Design sdram_controller, start of the top module:
module sdram_controller (
    wr_addr,
    wr_data,
    wr_enable,
    rd_addr,
    rd_data,
    rd_ready,
    rd_enable,
    busy, rst_n, clk,
    addr, bank_addr, data_in, data_out, data_oe, clock_enable, cs_n, ras_n, cas_n, we_n,
    data_mask_low, data_mask_high
);
Size: about 490 cells after synthesis, roughly 92 flip-flops, about 4200 sq um of cells after synthesis.
export LEC_CHECK = 0
export CAP_MARGIN = 20
export CELL_PAD_IN_SITES_DETAIL_PLACEMENT = 2
export CELL_PAD_IN_SITES_GLOBAL_PLACEMENT = 3
export CORE_ASPECT_RATIO = 0.85
export CORE_MARGIN = 4
export CORE_UTILIZATION = 54
export CTS_CLUSTER_DIAMETER = 230
export CTS_CLUSTER_SIZE = 26
export GPL_ROUTABILITY_DRIVEN = 0
export GPL_TIMING_DRIVEN = 1
export HOLD_SLACK_MARGIN = 0.05
export MAX_ROUTING_LAYER = met5
export MIN_ROUTING_LAYER = met1
export PLACE_DENSITY_LB_ADDON = 0.12
export SETUP_SLACK_MARGIN = -0.26
export SLEW_MARGIN = 10
export TNS_END_PERCENT = 60
create_clock -name core_clock -period 4.09 [get_ports {clk}]
run.sh (not shown) runs the stock make flow with config.mk's settings and CLKGATE_MAP_FILE=.
The starting point aborted during 3_1_place_gp_skip_io with FLW-0024.
Rerun with:
- CELL_PAD_IN_SITES_DETAIL_PLACEMENT: 2 -> 0
- CELL_PAD_IN_SITES_GLOBAL_PLACEMENT: 3 -> unset
- CORE_ASPECT_RATIO: 0.85 -> 1.65
- CORE_MARGIN: 4 -> 2
- CORE_UTILIZATION: 54 -> 72
- CTS_CLUSTER_DIAMETER: 230 -> 90
- CTS_CLUSTER_SIZE: 26 -> 37
- GPL_ROUTABILITY_DRIVEN: 0 -> unset
- PLACE_DENSITY_LB_ADDON: 0.12 -> unset
- SETUP_SLACK_MARGIN: -0.26 -> 0.15
- clock period: 4.09 -> 2.81 ns (I/O delays scaled with it)
Effect: The changed run never finished: it broke off in 3_3_place_gp, error GPL-0301; die area went down by 30%; synthesized area does not change; synthesized cell count does not change.


sdram_controller again, from the RTL that the note above started with.
Settings: LEC_CHECK=0, CAP_MARGIN=20, CELL_PAD_IN_SITES_DETAIL_PLACEMENT=2, CELL_PAD_IN_SITES_GLOBAL_PLACEMENT=3, CORE_ASPECT_RATIO=0.85, CORE_MARGIN=4, CORE_UTILIZATION=54, CTS_CLUSTER_DIAMETER=230, CTS_CLUSTER_SIZE=26, GPL_ROUTABILITY_DRIVEN=0, GPL_TIMING_DRIVEN=0, HOLD_SLACK_MARGIN=0.05, MAX_ROUTING_LAYER=met5, MIN_ROUTING_LAYER=met2, PLACE_DENSITY_LB_ADDON=0.12, SETUP_SLACK_MARGIN=-0.26, SLEW_MARGIN=35, TNS_END_PERCENT=60; clock period 4.09 ns.
The baseline aborted during global placement without I/O (3_1_place_gp_skip_io).
Change:
==> flow/config.mk (replaced) <==
export PLATFORM = sky130hd
export DESIGN_NAME = sdram_controller
export DESIGN_NICKNAME = sdram_controller
export VERILOG_FILES = /design/flow/design.v
export SDC_FILE = /design/flow/constraint.sdc
export NUM_CORES = 4
export LEC_CHECK = 0
export CAP_MARGIN = 20
export CELL_PAD_IN_SITES_DETAIL_PLACEMENT = 1
export CORE_MARGIN = 2
export CORE_UTILIZATION = 40
export CTS_CLUSTER_DIAMETER = 155
export GPL_ROUTABILITY_DRIVEN = 0
export GPL_TIMING_DRIVEN = 0
export HOLD_SLACK_MARGIN = 0.13
export MIN_ROUTING_LAYER = met2
export SLEW_MARGIN = 15
==> flow/constraint.sdc (replaced) <==
create_clock -name core_clock -period 5.6 [get_ports {clk}]
set_input_delay 1.1200 -clock core_clock [delete_from_list [all_inputs] [get_ports {clk}]]
set_output_delay 1.1200 -clock core_clock [all_outputs]
set_load 0.01 [all_outputs]
The changed run finished clean.
Die size climbs by about a fifth.
Synthesized area does not change.
Synthesized cell count does not change.


The RTL this note starts from:
==> flow/design.v <==
module sdram_controller (
    wr_addr,
    wr_data,
    wr_enable,
    rd_addr,
    rd_data,
    rd_ready,
    rd_enable,
    busy, rst_n, clk,
    addr, bank_addr, data_in, data_out, data_oe, clock_enable, cs_n, ras_n, cas_n, we_n,
    data_mask_low, data_mask_high
);
parameter ROW_WIDTH = 13;
parameter COL_WIDTH = 9;
parameter BANK_WIDTH = 2;
parameter SDRADDR_WIDTH = ROW_WIDTH > COL_WIDTH ? ROW_WIDTH : COL_WIDTH;
parameter HADDR_WIDTH = BANK_WIDTH + ROW_WIDTH + COL_WIDTH;
parameter CLK_FREQUENCY = 133;   
parameter REFRESH_TIME =  32;    
parameter REFRESH_COUNT = 8192;  
localparam CYCLES_BETWEEN_REFRESH = ( CLK_FREQUENCY
                                      * 1_000
                                      * REFRESH_TIME
                                    ) / REFRESH_COUNT;
localparam IDLE      = 5'b00000;
localparam INIT_NOP1 = 5'b01000,
           INIT_PRE1 = 5'b01001,
           INIT_NOP1_1=5'b00101,
           INIT_REF1 = 5'b01010,
           INIT_NOP2 = 5'b01011,
           INIT_REF2 = 5'b01100,
           INIT_NOP3 = 5'b01101,
           INIT_LOAD = 5'b01110,
           INIT_NOP4 = 5'b01111;
localparam REF_PRE  =  5'b00001,
           REF_NOP1 =  5'b00010,
           REF_REF  =  5'b00011,
           REF_NOP2 =  5'b00100;
localparam READ_ACT  = 5'b10000,
           READ_NOP1 = 5'b10001,
           READ_CAS  = 5'b10010,
           READ_NOP2 = 5'b10011,
           READ_READ = 5'b10100;
localparam WRIT_ACT  = 5'b11000,
           WRIT_NOP1 = 5'b11001,
           WRIT_CAS  = 5'b11010,
           WRIT_NOP2 = 5'b11011;
localparam CMD_PALL = 8'b10010001,
           CMD_REF  = 8'b10001000,
           CMD_NOP  = 8'b10111000,
           CMD_MRS  = 8'b10000000,
           CMD_BACT = 8'b10011000,
           CMD_READ = 8'b10101001,
           CMD_WRIT = 8'b10100001;
input  [HADDR_WIDTH-1:0]   wr_addr;
input  [15:0]              wr_data;
input                      wr_enable;
input  [HADDR_WIDTH-1:0]   rd_addr;
output [15:0]              rd_data;
input                      rd_enable;
output                     rd_ready;
output                     busy;
input                      rst_n;
input                      clk;
output [SDRADDR_WIDTH-1:0] addr;
output [BANK_WIDTH-1:0]    bank_addr;
input  [15:0]              data_in;
output [15:0]              data_out;
output                     data_oe;
output                     clock_enable;
output                     cs_n;
output                     ras_n;
output                     cas_n;
output                     we_n;
output                     data_mask_low;
output                     data_mask_high;
reg  [HADDR_WIDTH-1:0]   haddr_r;
reg  [15:0]              wr_data_r;
reg  [15:0]              rd_data_r;
reg                      busy;
reg                      data_mask_low_r;
reg                      data_mask_high_r;
reg [SDRADDR_WIDTH-1:0]  addr_r;
reg [BANK_WIDTH-1:0]     bank_addr_r;
reg                      rd_ready_r;
wire                     data_mask_low, data_mask_high;
assign data_mask_high = data_mask_high_r;
assign data_mask_low  = data_mask_low_r;
assign rd_data        = rd_data_r;
reg [3:0] state_cnt;
reg [9:0] refresh_cnt;
reg [7:0] command;
reg [4:0] state;
reg [7:0] command_nxt;
reg [3:0] state_cnt_nxt;
reg [4:0] next;
assign {clock_enable, cs_n, ras_n, cas_n, we_n} = command[7:3];
assign bank_addr      = (state[4]) ? bank_addr_r : command[2:1];
assign addr           = (state[4] | state == INIT_LOAD) ? addr_r : { {SDRADDR_WIDTH-11{1'b0}}, command[0], 10'd0 };
assign data_out = wr_data_r;
assign data_oe  = (state == WRIT_CAS);
assign rd_ready = rd_ready_r;
always @ (posedge clk)
  if (~rst_n)
    begin
    state <= INIT_NOP1;
    command <= CMD_NOP;
    state_cnt <= 4'hf;
    haddr_r <= {HADDR_WIDTH{1'b0}};
    wr_data_r <= 16'b0;
    rd_data_r <= 16'b0;
    busy <= 1'b0;
    end
  else
    begin
    state <= next;
    command <= command_nxt;
    if (!state_cnt)
      state_cnt <= state_cnt_nxt;
    else
      state_cnt <= state_cnt - 1'b1;
    if (wr_enable)
      wr_data_r <= wr_data;
    if (state == READ_READ)
      begin
      rd_data_r <= data_in;
      rd_ready_r <= 1'b1;
      end
    else
      rd_ready_r <= 1'b0;
    busy <= state[4];
    if (rd_enable)
      haddr_r <= rd_addr;
    else if (wr_enable)
      haddr_r <= wr_addr;
    end
always @ (posedge clk)
 if (~rst_n)
   refresh_cnt <= 10'b0;
 else
   if (state == REF_NOP2)
     refresh_cnt <= 10'b0;
   else
     refresh_cnt <= refresh_cnt + 1'b1;
always @*
begin
    if (state[4])
      {data_mask_low_r, data_mask_high_r} = 2'b00;
    else
      {data_mask_low_r, data_mask_high_r} = 2'b11;
   bank_addr_r = 2'b00;
   addr_r = {SDRADDR_WIDTH{1'b0}};
   if (state == READ_ACT | state == WRIT_ACT)
     begin
     bank_addr_r = haddr_r[HADDR_WIDTH-1:HADDR_WIDTH-(BANK_WIDTH)];
     addr_r = haddr_r[HADDR_WIDTH-(BANK_WIDTH+1):HADDR_WIDTH-(BANK_WIDTH+ROW_WIDTH)];
     end
   else if (state == READ_CAS | state == WRIT_CAS)
     begin
     bank_addr_r = haddr_r[HADDR_WIDTH-1:HADDR_WIDTH-(BANK_WIDTH)];
     addr_r = {
               {SDRADDR_WIDTH-(11){1'b0}},
               1'b1,                        
               {10-COL_WIDTH{1'b0}},
               haddr_r[COL_WIDTH-1:0]
              };
     end
   else if (state == INIT_LOAD)
     begin
     addr_r = {{SDRADDR_WIDTH-10{1'b0}}, 10'b1000110000};
     end
end
always @*
begin
   state_cnt_nxt = 4'd0;
   command_nxt = CMD_NOP;
   if (state == IDLE)
        if (refresh_cnt >= CYCLES_BETWEEN_REFRESH)
          begin
          next = REF_PRE;
          command_nxt = CMD_PALL;
          end
        else if (rd_enable)
          begin
          next = READ_ACT;
          command_nxt = CMD_BACT;
          end
        else if (wr_enable)
          begin
          next = WRIT_ACT;
          command_nxt = CMD_BACT;
          end
        else
          begin
          next = IDLE;
          end
    else
      if (!state_cnt)
        case (state)
          INIT_NOP1:
            begin
            next = INIT_PRE1;
            command_nxt = CMD_PALL;
            end
          INIT_PRE1:
            begin
            next = INIT_NOP1_1;
            end
          INIT_NOP1_1:
            begin
            next = INIT_REF1;
            command_nxt = CMD_REF;
            end
          INIT_REF1:
            begin
            next = INIT_NOP2;
            state_cnt_nxt = 4'd7;
            end
          INIT_NOP2:
            begin
            next = INIT_REF2;
            command_nxt = CMD_REF;
            end
          INIT_REF2:
            begin
            next = INIT_NOP3;
            state_cnt_nxt = 4'd7;
            end
          INIT_NOP3:
            begin
            next = INIT_LOAD;
            command_nxt = CMD_MRS;
            end
          INIT_LOAD:
            begin
            next = INIT_NOP4;
            state_cnt_nxt = 4'd1;
            end
          REF_PRE:
            begin
            next = REF_NOP1;
            end
          REF_NOP1:
            begin
            next = REF_REF;
            command_nxt = CMD_REF;
            end
          REF_REF:
            begin
            next = REF_NOP2;
            state_cnt_nxt = 4'd7;
            end
          WRIT_ACT:
            begin
            next = WRIT_NOP1;
            state_cnt_nxt = 4'd1;
            end
          WRIT_NOP1:
            begin
            next = WRIT_CAS;
            command_nxt = CMD_WRIT;
            end
          WRIT_CAS:
            begin
            next = WRIT_NOP2;
            state_cnt_nxt = 4'd1;
            end
          READ_ACT:
            begin
            next = READ_NOP1;
            state_cnt_nxt = 4'd1;
            end
          READ_NOP1:
            begin
            next = READ_CAS;
            command_nxt = CMD_READ;
            end
          READ_CAS:
            begin
            next = READ_NOP2;
            state_cnt_nxt = 4'd1;
            end
          READ_NOP2:
            begin
            next = READ_READ;
            end
          default:
            begin
            next = IDLE;
            end
          endcase
      else
        begin
        next = state;
        command_nxt = command;
        end
end
endmodule
Settings: LEC_CHECK=0, CAP_MARGIN=20, CORE_ASPECT_RATIO=0.5, CORE_MARGIN=2, CORE_UTILIZATION=40, CTS_CLUSTER_DIAMETER=348, CTS_CLUSTER_SIZE=10, PLACE_DENSITY=0.6, SLEW_MARGIN=20; clock period 7.5 ns.
The starting point finished with timing, DRC and antenna clean.
Change:
--- a/flow/config.mk
+++ b/flow/config.mk
@@ -8,7 +8,6 @@
 export CAP_MARGIN = 20
-export CORE_ASPECT_RATIO = 0.5
 export CORE_MARGIN = 2
-export CORE_UTILIZATION = 40
-export CTS_CLUSTER_DIAMETER = 348
-export CTS_CLUSTER_SIZE = 10
+export CORE_UTILIZATION = 72
+export CTS_CLUSTER_DIAMETER = 115
+export CTS_CLUSTER_SIZE = 46
 export PLACE_DENSITY = 0.6
==> flow/constraint.sdc (replaced) <==
create_clock -name core_clock -period 3.59 [get_ports {clk}]
set_input_delay 0.7180 -clock core_clock [delete_from_list [all_inputs] [get_ports {clk}]]
set_output_delay 0.7180 -clock core_clock [all_outputs]
set_load 0.01 [all_outputs]
This time the run did not get past global placement.
Synthesized cell count stays the same.
Synthesized area stays the same.
Die size fell by 43%.
Change:
--- a/flow/config.mk
+++ b/flow/config.mk
@@ -8,6 +8,5 @@
 export CAP_MARGIN = 20
+export CORE_ASPECT_RATIO = 1.99
 export CORE_MARGIN = 2
-export CORE_UTILIZATION = 72
-export CTS_CLUSTER_DIAMETER = 115
-export CTS_CLUSTER_SIZE = 46
+export CORE_UTILIZATION = 67
 export PLACE_DENSITY = 0.6
==> flow/constraint.sdc (replaced) <==
create_clock -name core_clock -period 7.5 [get_ports {clk}]
set_input_delay 1.5000 -clock core_clock [delete_from_list [all_inputs] [get_ports {clk}]]
set_output_delay 1.5000 -clock core_clock [all_outputs]
set_load 0.01 [all_outputs]
Outcome: The new run finished clean. Die area grows by 7.7%. Area after synthesis does not change. Synthesized cell count does not change.
Change:
--- a/flow/config.mk
+++ b/flow/config.mk
@@ -8,6 +8,6 @@
 export CAP_MARGIN = 20
-export CORE_ASPECT_RATIO = 1.99
 export CORE_MARGIN = 2
-export CORE_UTILIZATION = 67
+export CORE_UTILIZATION = 40
 export PLACE_DENSITY = 0.6
+export SETUP_SLACK_MARGIN = 0.25
 export SLEW_MARGIN = 20
==> flow/constraint.sdc (replaced) <==
create_clock -name core_clock -period 4.09 [get_ports {clk}]
set_input_delay 0.8180 -clock core_clock [delete_from_list [all_inputs] [get_ports {clk}]]
set_output_delay 0.8180 -clock core_clock [all_outputs]
set_load 0.01 [all_outputs]
The new run completed with no timing, DRC or antenna violations.
Worst setup slack gets worse by 1.7 ns.
Synthesized area does not change.
Final area rises by 0.84%.
Wire length falls by 33%.
Total power rises by 73%.
Non-clock buffer count rises by 3.
Clock-buffer cell count falls by 2.
No activity file was given, so power comes from the tool's default toggle rates.
